Design bdm, start of the top module:
module bdm(
	input clk,
	input rst,
	input bkgd_in,
	output bkgd_out,
	output bkgd_is_high_z,
	output mcu_pwr,
	output mcu_vpp,
	input do_read,
	input do_write,
	input do_start_mcu,
	input do_stop_mcu,
	input do_delay,
	input do_echo_test,
	input do_enable_vpp,
	input do_disable_vpp,
	input do_echo_sync_value,
	input do_resync,
	input [7:0] data_in,
	output [7:0] data_out,
	output ready,
	output reg valid,
	output [3:0] debug
);
Size in the first run: roughly 12000 um2 of cells after synthesis.
==> flow/config.mk <==
export PLATFORM = sky130hd
export DESIGN_NAME = bdm
export DESIGN_NICKNAME = bdm
export VERILOG_FILES = /design/flow/design.v
export SDC_FILE = /design/flow/constraint.sdc
export NUM_CORES = 4
export LEC_CHECK = 0
export ABC_AREA = 0
export CAP_MARGIN = 20
export CORE_MARGIN = 2
export CORE_UTILIZATION = 72
export CTS_CLUSTER_DIAMETER = 89
export PLACE_DENSITY = 0.4
export SETUP_SLACK_MARGIN = 0.65
export SLEW_MARGIN = 20
==> flow/constraint.sdc <==
create_clock -name core_clock -period 2.27 [get_ports {clk}]
set_input_delay 0.4540 -clock core_clock [delete_from_list [all_inputs] [get_ports {clk}]]
set_output_delay 0.4540 -clock core_clock [all_outputs]
set_load 0.01 [all_outputs]
run.sh (not shown) runs the stock make flow with config.mk's settings and CLKGATE_MAP_FILE=.
The starting point did not get past 4_1_cts.
Next try:
- ABC_AREA: 0 -> unset
- CORE_UTILIZATION: 72 -> 40
- CTS_CLUSTER_DIAMETER: 89 -> unset
- PLACE_DENSITY: 0.4 -> unset
- SETUP_SLACK_MARGIN: 0.65 -> unset
- clock period: 2.27 -> 4.08 ns (I/O delays scaled with it)
The new run ran to the end with no violations.
Die size increases by 77%.
Synthesized cell count stays the same.
Area after synthesis is unchanged.
Next try:
- ABC_AREA: unset -> 1
- CAP_MARGIN: 20 -> 5
- CORE_UTILIZATION: 40 -> 72
- CTS_CLUSTER_DIAMETER: unset -> 96
- clock period: 4.08 -> 2.29 ns (I/O delays scaled with it)
=>
- die size falls by about 38%
- flip-flop count does not change
- cell count rose by about 27%
- setup slack degrades by 0.33 ns

---

bdm again, from the RTL that the note above started with.
clock: 6.77 ns
lec_check: 0
abc_area: 1
cap_margin: 0
cell_pad_in_sites_detail_placement: 2
core_margin: 7
core_utilization: 68
cts_cluster_diameter: 133
gpl_routability_driven: 1
gpl_timing_driven: 0
min_routing_layer: met2
place_density: 0.61
setup_slack_margin: -0.24
slew_margin: 30
tns_end_percent: 55
The starting point died in detailed placement, error DPL-0033.
Then changed:
Settings changed: ABC_AREA 1 to unset, CAP_MARGIN 0 to 20, CELL_PAD_IN_SITES_DETAIL_PLACEMENT 2 to unset, CORE_MARGIN 7 to 2, CORE_UTILIZATION 68 to 66, CTS_CLUSTER_DIAMETER 133 to unset, GPL_ROUTABILITY_DRIVEN 1 to unset, GPL_TIMING_DRIVEN 0 to unset, MIN_ROUTING_LAYER met2 to unset, PLACE_DENSITY 0.61 to unset, SETUP_SLACK_MARGIN -0.24 to unset, SLEW_MARGIN 30 to 20, TNS_END_PERCENT 55 to unset.
Clock period 6.77 ns to 3.36 ns, I/O delays scaled along.
Effect: This time the run ran to the end with no violations. Synthesized area is lower by about 10%. Synthesized cell count drops by 29%. Die area went down by about 19%.
Then changed:
Settings changed: ABC_AREA set to 1, CORE_UTILIZATION 66 to 72, CTS_CLUSTER_SIZE set to 98, TNS_END_PERCENT set to 10.
Clock period 3.36 ns to 2.26 ns, I/O delays scaled along.
Result: The changed run finished but failed the layout checks on setup timing; utilization went up by 7.0 points; global-route usage went up by 8.3 points; non-clock buffer count went up by 33; synthesized area went up by roughly a tenth; cell count went up by well over a third; synthesized cell count went up by well over a third; wire length went up by a quarter to a third; worst setup slack is worse by 0.21 ns; power went up by well over a third.
Then changed:
Settings changed: CTS_CLUSTER_DIAMETER set to 400, SETUP_SLACK_MARGIN set to 0.53.
The new run did not get past global routing.
Synthesized cell count stays the same.
Area after synthesis is unchanged.
Die area is unchanged.

---

## red
bdm again, from the RTL that the note above started with.
clock: 2.27 ns
lec_check: 0
abc_area: 0
cap_margin: 20
core_margin: 2
core_utilization: 72
cts_cluster_diameter: 89
cts_cluster_size: 13
setup_slack_margin: 0.32
slew_margin: 20
Tool error DPL-0038 stopped red during global routing (5_1_grt); no final results.
> inputs changed (red -> blue)
Settings: CTS_CLUSTER_SIZE no longer set, was 13; ABC_AREA now 1, was 0; CTS_CLUSTER_DIAMETER now 95, was 89; SETUP_SLACK_MARGIN no longer set, was 0.32; the clock period (ns, I/O delays scaled along) now 2.31, was 2.27.
==> comparison <==
blue completed end to end with timing, DRC and antenna clean.
Diff red -> blue: post-cts sizing count dropped 155; sequential-to-total area share from yosys stat down 3.8 points; placed instance area shows an increase of about 2.3%; synthesized instance count moved up.
Summary — die area, blue relative to red: higher, by 10%.
Count of cell types in the netlist: blue vs red down about 30%
In blue the area after synthesis turned out about 11% higher than in red.
Edits applied to the flow inputs when going from blue to green:
Settings: CTS_CLUSTER_SIZE now 14, previously not set; SETUP_SLACK_MARGIN now 0.27, previously not set; ABC_AREA now 0, was 1.
Notes after the runs:
The flow ended early for green: it failed with a tool error in global routing (5_1_grt). Note that the number of distinct library cells after synthesis recorded for green amounts to 1.5 times the value seen in blue. green against blue; cell count after synthesis is down by more than a quarter. The total cell area reported by yosys after synthesis in blue is 1.11 times that in green. In the reports for blue and green, the larger XOR/XNOR share of the synthesized area belongs to green. Higher worst slack at placement was reported by blue, not green. Re fraction of synthesized area in multiplexers: green is 3.5 points up on blue. Lower sequential element share of the synthesized area among blue and green: blue. Relative to blue, the post-synthesis instance area of green is lower by 1300 um2.
Input changes introduced in orange (baseline for comparison: green):
Settings: CTS_CLUSTER_DIAMETER: 95 -> unset; ABC_AREA: 0 -> unset; CORE_UTILIZATION: 72 -> 68; SETUP_SLACK_MARGIN: 0.27 -> unset; CTS_CLUSTER_SIZE: 14 -> unset; the clock period (ns, I/O delays scaled along): 2.31 -> 3.42.
Status orange: flow complete, layout not clean - setup timing
Across both runs, core utilization at floorplan was lower for orange than for green.
Share of synthesized cell area in and, or, nand and nor gates delta (orange -> green): insignificant
orange vs. green: cell total after placement down 6.0%; die boundary height up about 2.8%.
Diff green -> orange | floorplan core area | up by a little under 10%
orange vs green: row count up
On fraction of registers with async set/reset, orange and green are basically level.
As far as weighted congestion at the end of routability-driven global placement is concerned, green and orange perform about the same.
Cmp orange vs green: chip area higher in orange
Total of cells resized after clock tree synthesis was higher in the run labelled green.
TritonCTS buffer count (lower): green
Power is estimated from default activity; no workload was simulated.
